Setup of wip/maple:
## buffered_cl_builder
module buffered_cl_builder
#(
    parameter DATA_WIDTH = 32,
    parameter DATA_PER_CL = 16,
    parameter CL_WIDTH = 512,
    parameter EVICTION_POLICY = "ALL_ZEROS",  
    parameter BUFFER_DEPTH = 8,  
    parameter ALM_FULL_DIFF = 4  
)
(
    input logic clk,
    input logic reset,
    input logic evict,
    input logic data_wr,
    input logic [DATA_WIDTH - 1 : 0 ] data_in,
    input logic cl_rd,
    output logic alm_full,
    output logic out_cl_valid,
    output logic [CL_WIDTH - 1 : 0 ] out_cl
);
    logic clb_out_cl_valid;
    logic [CL_WIDTH - 1 : 0 ] clb_out_cl;
    logic                      fifo_wr_en;
    logic [CL_WIDTH - 1 : 0 ]  fifo_data_in;
    logic                      fifo_empty;
    logic                      fifo_full;
    logic                      fifo_alm_full;
    logic [CL_WIDTH - 1 : 0 ]  fifo_data_out;
    assign out_cl_valid = ~fifo_empty;
    assign out_cl       = fifo_data_out;
    assign alm_full     = fifo_alm_full;
    always_ff @(posedge clk) begin
        fifo_wr_en   <= clb_out_cl_valid;
        fifo_data_in <= clb_out_cl;
    end
    cl_builder #(
        .DATA_WIDTH(DATA_WIDTH),
        .DATA_PER_CL(DATA_PER_CL),
        .CL_WIDTH(CL_WIDTH),
        .EVICTION_POLICY(EVICTION_POLICY)
    ) cl_builder_internal_mod (
        .clk(clk),
        .reset(reset),
        .evict(evict),
        .data_wr(data_wr),
        .data_in(data_in),
        .out_cl_valid(clb_out_cl_valid),
        .out_cl(clb_out_cl)
    );
    cl_fifo #(
        .DATA_WIDTH(CL_WIDTH),
        .DEPTH(BUFFER_DEPTH),
        .COUNT_WIDTH($clog2(BUFFER_DEPTH)),
        .ALM_FULL_DIFF(ALM_FULL_DIFF)
    ) buffer_fifo_mod (
        .clock(clk),
        .sclr(reset),
        .wrreq(fifo_wr_en),
        .rdreq(cl_rd),
        .data(fifo_data_in),
        .empty(fifo_empty),
        .full(fifo_full),
        .almost_full(fifo_alm_full),
        .q(fifo_data_out)
  ...
Size in the first run: roughly 190,000 um2 of cells after synthesis.
==> flow/config.mk <==
export PLATFORM = sky130hd
export DESIGN_NAME = buffered_cl_builder
export DESIGN_NICKNAME = buffered_cl_builder
export VERILOG_FILES = /design/flow/design.v
export SDC_FILE = /design/flow/constraint.sdc
export NUM_CORES = 4
export LEC_CHECK = 0
export CAP_MARGIN = 20
export CELL_PAD_IN_SITES_DETAIL_PLACEMENT = 0
export CELL_PAD_IN_SITES_GLOBAL_PLACEMENT = 0
export CORE_MARGIN = 8
export CORE_UTILIZATION = 66
export MAX_ROUTING_LAYER = met5
export MIN_ROUTING_LAYER = met1
export SETUP_SLACK_MARGIN = 1.01
export SLEW_MARGIN = 20
export SYNTH_MEMORY_MAX_BITS = 8192
export TNS_END_PERCENT = 65
==> flow/constraint.sdc <==
create_clock -name core_clock -period 3.97 [get_ports {clk}]
set_input_delay 0.7940 -clock core_clock [delete_from_list [all_inputs] [get_ports {clk}]]
set_output_delay 0.7940 -clock core_clock [all_outputs]
set_load 0.01 [all_outputs]
run.sh (not shown) runs the stock make flow with config.mk's settings and CLKGATE_MAP_FILE=.
Complete run, failing final checks: wip/maple, reason negative setup slack.
Input changes introduced in wip/zinc (baseline for comparison: wip/maple):
- setting HOLD_SLACK_MARGIN to 0.01 for the first time
- changing CORE_MARGIN from 8 to 6
- changing CORE_UTILIZATION from 66 to 50
- changing CAP_MARGIN from 20 to 30
- removing CELL_PAD_IN_SITES_DETAIL_PLACEMENT (formerly 0)
- removing SETUP_SLACK_MARGIN (formerly 1.01)
- changing CELL_PAD_IN_SITES_GLOBAL_PLACEMENT from 0 to 2
- removing MAX_ROUTING_LAYER (formerly met5)
- removing MIN_ROUTING_LAYER (formerly met1)
- removing TNS_END_PERCENT (formerly 65)
- changing the clock period (ns, I/O delays scaled along) from 3.97 to 6.0
## What came out
- On wire length after detailed routing, wip/zinc and wip/maple are basically level.
- Diff wip/maple -> wip/zinc: final cell utilization of the core fell by 21 points, initial cell density of the core fell by 16 points.
- When the final numbers for wip/zinc and wip/maple were put side by side, the wire length of the first global-routing pass turned out to be greater in wip/zinc.
- As of wip/zinc, total area of multi-input combinational cells had fallen by a few percent compared to wip/maple.
- Across both runs, combinational share of power was lower for wip/zinc than for wip/maple.
- Of wip/maple and wip/zinc, only wip/zinc finishes the flow clean.
- wip/maple: all stages done; final checks FAILED (negative setup slack).
- In the tables for wip/zinc and wip/maple, pin count of the biggest net entering global routing reads higher with wip/zinc.
The following lists how wip/delta was set up differently from wip/zinc:
- swapping 50 for 68 in CORE_UTILIZATION
- putting CTS_CLUSTER_DIAMETER at 357 where nothing was set
- swapping 30 for 20 in CAP_MARGIN
- putting CTS_CLUSTER_SIZE at 21 where nothing was set
- clearing HOLD_SLACK_MARGIN, which used to be 0.01
- clearing CELL_PAD_IN_SITES_GLOBAL_PLACEMENT, which used to be 2
- swapping 6 for 2 in CORE_MARGIN
- swapping 6.0 for 3.92 in the clock period (ns, I/O delays scaled along)
Findings:
wip/zinc: no failed stages, no open violations at the end
wip/delta: flow complete, layout not clean; failing: negative setup slack
There was hardly any difference in placed standard-cell area between wip/delta and wip/zinc.
Summed area of non-filler cells in the final layout sits lower in wip/delta than in wip/zinc.
The number of global-route vias before repair in wip/delta sits 2,833 below the value recorded for wip/zinc.
diff inputs: wip/delta => wip/ember
- CTS_CLUSTER_DIAMETER: 357 -> 121
- PLACE_DENSITY_LB_ADDON: unset -> 0.11
- CELL_PAD_IN_SITES_GLOBAL_PLACEMENT: unset -> 3
- GPL_ROUTABILITY_DRIVEN: unset -> 1
- CORE_UTILIZATION: 68 -> 51
- CORE_MARGIN: 2 -> 10
- the clock period (ns, I/O delays scaled along): 3.92 -> 6.0
Findings:
wip/ember was carried through to the last stage, and its layout satisfied the timing, DRC and antenna checks.
Layout checks on wip/delta: not met. Flow itself completed; violations: negative setup slack.
Summary — final area, wip/ember relative to wip/delta: lower, by 2.4%.
Changes observed in wip/ember relative to wip/delta: area growth from synthesis to final layout shrank by 2.7 points, sum of internal, switching and leakage power shrank by 36%.
Detailed-routing wirelength on met1 of wip/ember exceeds that of wip/delta by a little under 10%.
Summary — leakage power, wip/ember relative to wip/delta: lower, by 0.0061 uW.
In wip/ember relative to wip/delta, clock buffer instance count of the final layout had gone down slightly.
wip/delta → wip/ember: utilization moved down, wire length moved up.
Modified inputs, wip/xenon compared to wip/ember
- changing CORE_MARGIN from 10 to 2
- changing CTS_CLUSTER_SIZE from 21 to 68
- removing CELL_PAD_IN_SITES_GLOBAL_PLACEMENT (formerly 3)
- removing PLACE_DENSITY_LB_ADDON (formerly 0.11)
- removing CTS_CLUSTER_DIAMETER (formerly 121)
- removing GPL_ROUTABILITY_DRIVEN (formerly 1)
- setting SETUP_SLACK_MARGIN to 1.01 for the first time
- changing CORE_UTILIZATION from 51 to 72
- changing the clock period (ns, I/O delays scaled along) from 6.0 to 3.49
## What came out
wip/xenon -> stages 100% | layout checks FAIL | negative setup slack
wip/xenon vs. wip/ember: flop share of the area saw a decrease, share of the cycle needed by the critical path after routing +28 points, total power rose by 110%, placement-stage worst setup slack fell by 1.50 ns.
Re smallest setup slack after layout: wip/xenon and wip/ember aren't equal, and the higher value belongs to wip/ember.
Comparing wip/xenon and wip/ember, the higher relative contribution of combinational cells to total power was measured on wip/xenon.
Utilization up 30 points in wip/xenon wrt wip/ember
Looking at critical path depth, wip/xenon sits above wip/ember.
wip/xenon ended with less die area than wip/ember.
What wip/juniper does differently from wip/xenon at the input level:
- CORE_MARGIN now 6, was 2
- CELL_PAD_IN_SITES_GLOBAL_PLACEMENT now 2, previously not set
- CORE_UTILIZATION now 51, was 72
- CTS_CLUSTER_SIZE now 21, was 68
- SETUP_SLACK_MARGIN no longer set, was 1.01
- HOLD_SLACK_MARGIN now 0.01, previously not set
- GPL_ROUTABILITY_DRIVEN now 0, previously not set
- the clock period (ns, I/O delays scaled along) now 6.0, was 3.49
Findings:
wip/juniper ran to completion and came out clean on the timing, DRC and antenna checks.
Delta (wip/juniper minus wip/xenon): data required time of the critical path climbed 2.01 ns, final worst-path cycle share dropped 28 points.
wip/juniper vs. wip/xenon: share of total power in combinational logic went down by 3.4 points.
Comparing die size for wip/xenon and wip/juniper, the bigger number came from wip/juniper.
wip/juniper vs wip/xenon, topmost layer with routed signal wires: met4 vs met5
Sequential share of layout area (wip/juniper over wip/xenon): increase, 2.3 points
Between wip/xenon and wip/juniper, worst clock skew on the final layout is lower for wip/juniper, wip/xenon comes in above that.
Going from wip/xenon to wip/juniper, smallest hold slack grows by 0.13 ns.

---

Starting RTL as in the previous note.
==> flow/config.mk <==
export PLATFORM = sky130hd
export DESIGN_NAME = buffered_cl_builder
export DESIGN_NICKNAME = buffered_cl_builder
export VERILOG_FILES = /design/flow/design.v
export SDC_FILE = /design/flow/constraint.sdc
export NUM_CORES = 4
export LEC_CHECK = 0
export CAP_MARGIN = 20
export CELL_PAD_IN_SITES_DETAIL_PLACEMENT = 1
export CELL_PAD_IN_SITES_GLOBAL_PLACEMENT = 3
export CORE_MARGIN = 2
export CORE_UTILIZATION = 64
export CTS_CLUSTER_SIZE = 61
export HOLD_SLACK_MARGIN = -0.01
export MAX_ROUTING_LAYER = met4
export MIN_ROUTING_LAYER = met2
export SLEW_MARGIN = 20
export SYNTH_MEMORY_MAX_BITS = 8192
export TNS_END_PERCENT = 85
==> flow/constraint.sdc <==
create_clock -name core_clock -period 8.57 [get_ports {clk}]
set_input_delay 1.7140 -clock core_clock [delete_from_list [all_inputs] [get_ports {clk}]]
set_output_delay 1.7140 -clock core_clock [all_outputs]
set_load 0.01 [all_outputs]
Edit:
CELL_PAD_IN_SITES_DETAIL_PLACEMENT = not set   (was 1)
CELL_PAD_IN_SITES_GLOBAL_PLACEMENT = not set   (was 3)
CORE_UTILIZATION = 15   (was 64)
CTS_CLUSTER_SIZE = not set   (was 61)
HOLD_SLACK_MARGIN = not set   (was -0.01)
MAX_ROUTING_LAYER = not set   (was met4)
MIN_ROUTING_LAYER = not set   (was met2)
TNS_END_PERCENT = not set   (was 85)
clock period = 5.38 ns   (was 8.57 ns; I/O delays follow)
The new run completed without violations.
Non-clock buffer count rose by 109.
Utilization fell by 55 points.
Die size rose to 4.2 times its value.
Setup slack degrades by 2.0 ns.
Via count fell by about 25%.
Routed wire length rose by 10%.
Edit:
CORE_UTILIZATION = 72   (was 15)
CTS_CLUSTER_SIZE = 21   (was not set)
PLACE_DENSITY_LB_ADDON = 0.25   (was not set)
clock period = 4.02 ns   (was 5.38 ns; I/O delays follow)
The new run finished with setup timing left. Final area fell by 7.1%. Cell count decreases by 51%. Critical path depth is unchanged. Utilization grows by 66 points. Power climbs by 30%.
Edit:
CORE_UTILIZATION = 50   (was 72)
CTS_CLUSTER_SIZE = not set   (was 21)
PLACE_DENSITY_LB_ADDON = not set   (was 0.25)
clock period = 5.38 ns   (was 4.02 ns; I/O delays follow)
After rerunning:
- The changed run completed with no timing, DRC or antenna violations
- power fell by 26%
- global-route usage fell by 15 points
- routed wire length fell by 18%
- core utilization fell by 26 points
- sequential power fell by about 26%
- first-iteration DRC count fell by about 54%
- via count fell by 12%

---

Setup of the baseline:
The RTL this note starts from:
==> flow/design.v <==
module cl_builder
#(
    parameter DATA_WIDTH = 32,
    parameter DATA_PER_CL = 16,
    parameter CL_WIDTH = 512,
    parameter EVICTION_POLICY = "ALL_ZEROS"  
)
(
    input logic clk,
    input logic reset,
    input logic evict,
    input logic data_wr,
    input logic [DATA_WIDTH - 1 : 0 ] data_in,
    output logic out_cl_valid,
    output logic [CL_WIDTH - 1 : 0 ] out_cl
);
    logic                       build_data_valid    [DATA_PER_CL];
    logic [DATA_WIDTH - 1 : 0 ] build_cl            [DATA_PER_CL];
    logic [DATA_PER_CL - 1 : 0][DATA_WIDTH - 1 : 0 ] out_cl_elements;
    logic build_cl_full;
    assign build_cl_full = build_data_valid[DATA_PER_CL-1];
    assign out_cl = out_cl_elements;
    always_ff @(posedge clk) begin
        out_cl_valid <= build_cl_full || evict;
        if (data_wr) begin
            build_cl[0]         <= data_in;
            build_data_valid[0] <= 1;
        end
        else if (build_cl_full || evict || reset) begin
            build_data_valid[0] <= 0;
        end
        for (int i = 1; i < DATA_PER_CL; i++) begin
            if (build_cl_full || evict || reset) begin
                build_data_valid[i] <= 0;
            end
            else if (data_wr) begin
                build_data_valid[i] <= build_data_valid[i-1];
            end
            if (data_wr) begin
                build_cl[i] <= build_cl[i-1];
            end
        end
        for (int i = 0; i < DATA_PER_CL; i++) begin
            if (build_data_valid[i]) begin
                out_cl_elements[i] <= build_cl[i];
            end
            else begin
                if (EVICTION_POLICY == "ALL_ZEROS") begin
                    out_cl_elements[i] <= '0;
                end
                else if (EVICTION_POLICY == "ALL_ONES") begin
                    out_cl_elements[i] <= '1;
                end
            end
        end
    end
endmodule
module cl_fifo
#(
    parameter DATA_WIDTH = 512,
    parameter DEPTH = 8,
    parameter COUNT_WIDTH = 3,
    parameter ALM_FULL_DIFF = 4
)
(
    input  logic                      clock,
    input  logic                      sclr,
    input  logic                      wrreq,
    input  logic                      rdreq,
    input  logic [DATA_WIDTH - 1 : 0] data,
    output logic                      empty,
    output logic                      full,
    output logic                      almost_full,
    output logic [DATA_WIDTH - 1 : 0] q
);
    localparam ALM_FULL_VALUE = DEPTH - ALM_FULL_DIFF;
    logic [DATA_WIDTH - 1 : 0] mem [DEPTH];
    logic [COUNT_WIDTH - 1 : 0] wr_ptr;
    logic [COUNT_WIDTH - 1 : 0] rd_ptr;
    logic [COUNT_WIDTH : 0]     count;
    logic do_wr;
    logic do_rd;
    assign empty       = (count == 0);
    assign full        = (count == DEPTH);
    assign almost_full = (count >= ALM_FULL_VALUE);
    assign q           = mem[rd_ptr];
    assign do_wr = wrreq && !full;
    assign do_rd = rdreq && !empty;
    always_ff @(posedge clock) begin
        if (do_wr) begin
            mem[wr_ptr] <= data;
        end
    end
    always_ff @(posedge clock) begin
        if (sclr) begin
            wr_ptr <= '0;
            rd_ptr <= '0;
            count  <= '0;
        end
        else begin
            if (do_wr) begin
                wr_ptr <= (wr_ptr == DEPTH - 1) ? '0 : wr_ptr + 1'b1;
            end
            if (do_rd) begin
                rd_ptr <= (rd_ptr == DEPTH - 1) ? '0 : rd_ptr + 1'b1;
            end
            count <= count + do_wr - do_rd;
        end
    end
endmodule
module buffered_cl_builder
#(
    parameter DATA_WIDTH = 32,
    parameter DATA_PER_CL = 16,
    parameter CL_WIDTH = 512,
    parameter EVICTION_POLICY = "ALL_ZEROS",  
    parameter BUFFER_DEPTH = 8,  
    parameter ALM_FULL_DIFF = 4  
)
(
    input logic clk,
    input logic reset,
    input logic evict,
    input logic data_wr,
    input logic [DATA_WIDTH - 1 : 0 ] data_in,
    input logic cl_rd,
    output logic alm_full,
    output logic out_cl_valid,
    output logic [CL_WIDTH - 1 : 0 ] out_cl
);
    logic clb_out_cl_valid;
    logic [CL_WIDTH - 1 : 0 ] clb_out_cl;
    logic                      fifo_wr_en;
    logic [CL_WIDTH - 1 : 0 ]  fifo_data_in;
    logic                      fifo_empty;
    logic                      fifo_full;
    logic                      fifo_alm_full;
    logic [CL_WIDTH - 1 : 0 ]  fifo_data_out;
    assign out_cl_valid = ~fifo_empty;
    assign out_cl       = fifo_data_out;
    assign alm_full     = fifo_alm_full;
    always_ff @(posedge clk) begin
        fifo_wr_en   <= clb_out_cl_valid;
        fifo_data_in <= clb_out_cl;
    end
    cl_builder #(
        .DATA_WIDTH(DATA_WIDTH),
        .DATA_PER_CL(DATA_PER_CL),
        .CL_WIDTH(CL_WIDTH),
        .EVICTION_POLICY(EVICTION_POLICY)
    ) cl_builder_internal_mod (
        .clk(clk),
        .reset(reset),
        .evict(evict),
        .data_wr(data_wr),
        .data_in(data_in),
        .out_cl_valid(clb_out_cl_valid),
        .out_cl(clb_out_cl)
    );
    cl_fifo #(
        .DATA_WIDTH(CL_WIDTH),
        .DEPTH(BUFFER_DEPTH),
        .COUNT_WIDTH($clog2(BUFFER_DEPTH)),
        .ALM_FULL_DIFF(ALM_FULL_DIFF)
    ) buffer_fifo_mod (
        .clock(clk),
        .sclr(reset),
        .wrreq(fifo_wr_en),
        .rdreq(cl_rd),
        .data(fifo_data_in),
        .empty(fifo_empty),
        .full(fifo_full),
        .almost_full(fifo_alm_full),
        .q(fifo_data_out)
    );
endmodule
Settings: LEC_CHECK=0, CAP_MARGIN=20, CELL_PAD_IN_SITES_DETAIL_PLACEMENT=0, CELL_PAD_IN_SITES_GLOBAL_PLACEMENT=0, CORE_MARGIN=2, CORE_UTILIZATION=72, MAX_ROUTING_LAYER=met5, MIN_ROUTING_LAYER=met1, SETUP_SLACK_MARGIN=1.01, SLEW_MARGIN=20, SYNTH_MEMORY_MAX_BITS=8192, TNS_END_PERCENT=65; clock period 3.47 ns.
In the baseline the implementation completed, yet the final layout does not meet the checks, the culprit being negative setup slack.
> inputs changed (the baseline -> the candidate)
Settings: CTS_CLUSTER_SIZE now 92, previously not set; CELL_PAD_IN_SITES_DETAIL_PLACEMENT no longer set, was 0; MAX_ROUTING_LAYER no longer set, was met5; MIN_ROUTING_LAYER no longer set, was met1; CELL_PAD_IN_SITES_GLOBAL_PLACEMENT no longer set, was 0; CORE_UTILIZATION now 67, was 72; SETUP_SLACK_MARGIN no longer set, was 1.01; TNS_END_PERCENT no longer set, was 65; the clock period (ns, I/O delays scaled along) now 4.14, was 3.47.
Findings:
Summary across the candidate and the baseline: the single failing run is the baseline. Comparing the candidate and the baseline, the lower effective utilization at floorplan is on the candidate. Delta (the candidate minus the baseline): post-cts sizing count grew by 435; utilization down 6.5 points.
Power and IR drop assume default switching activity.
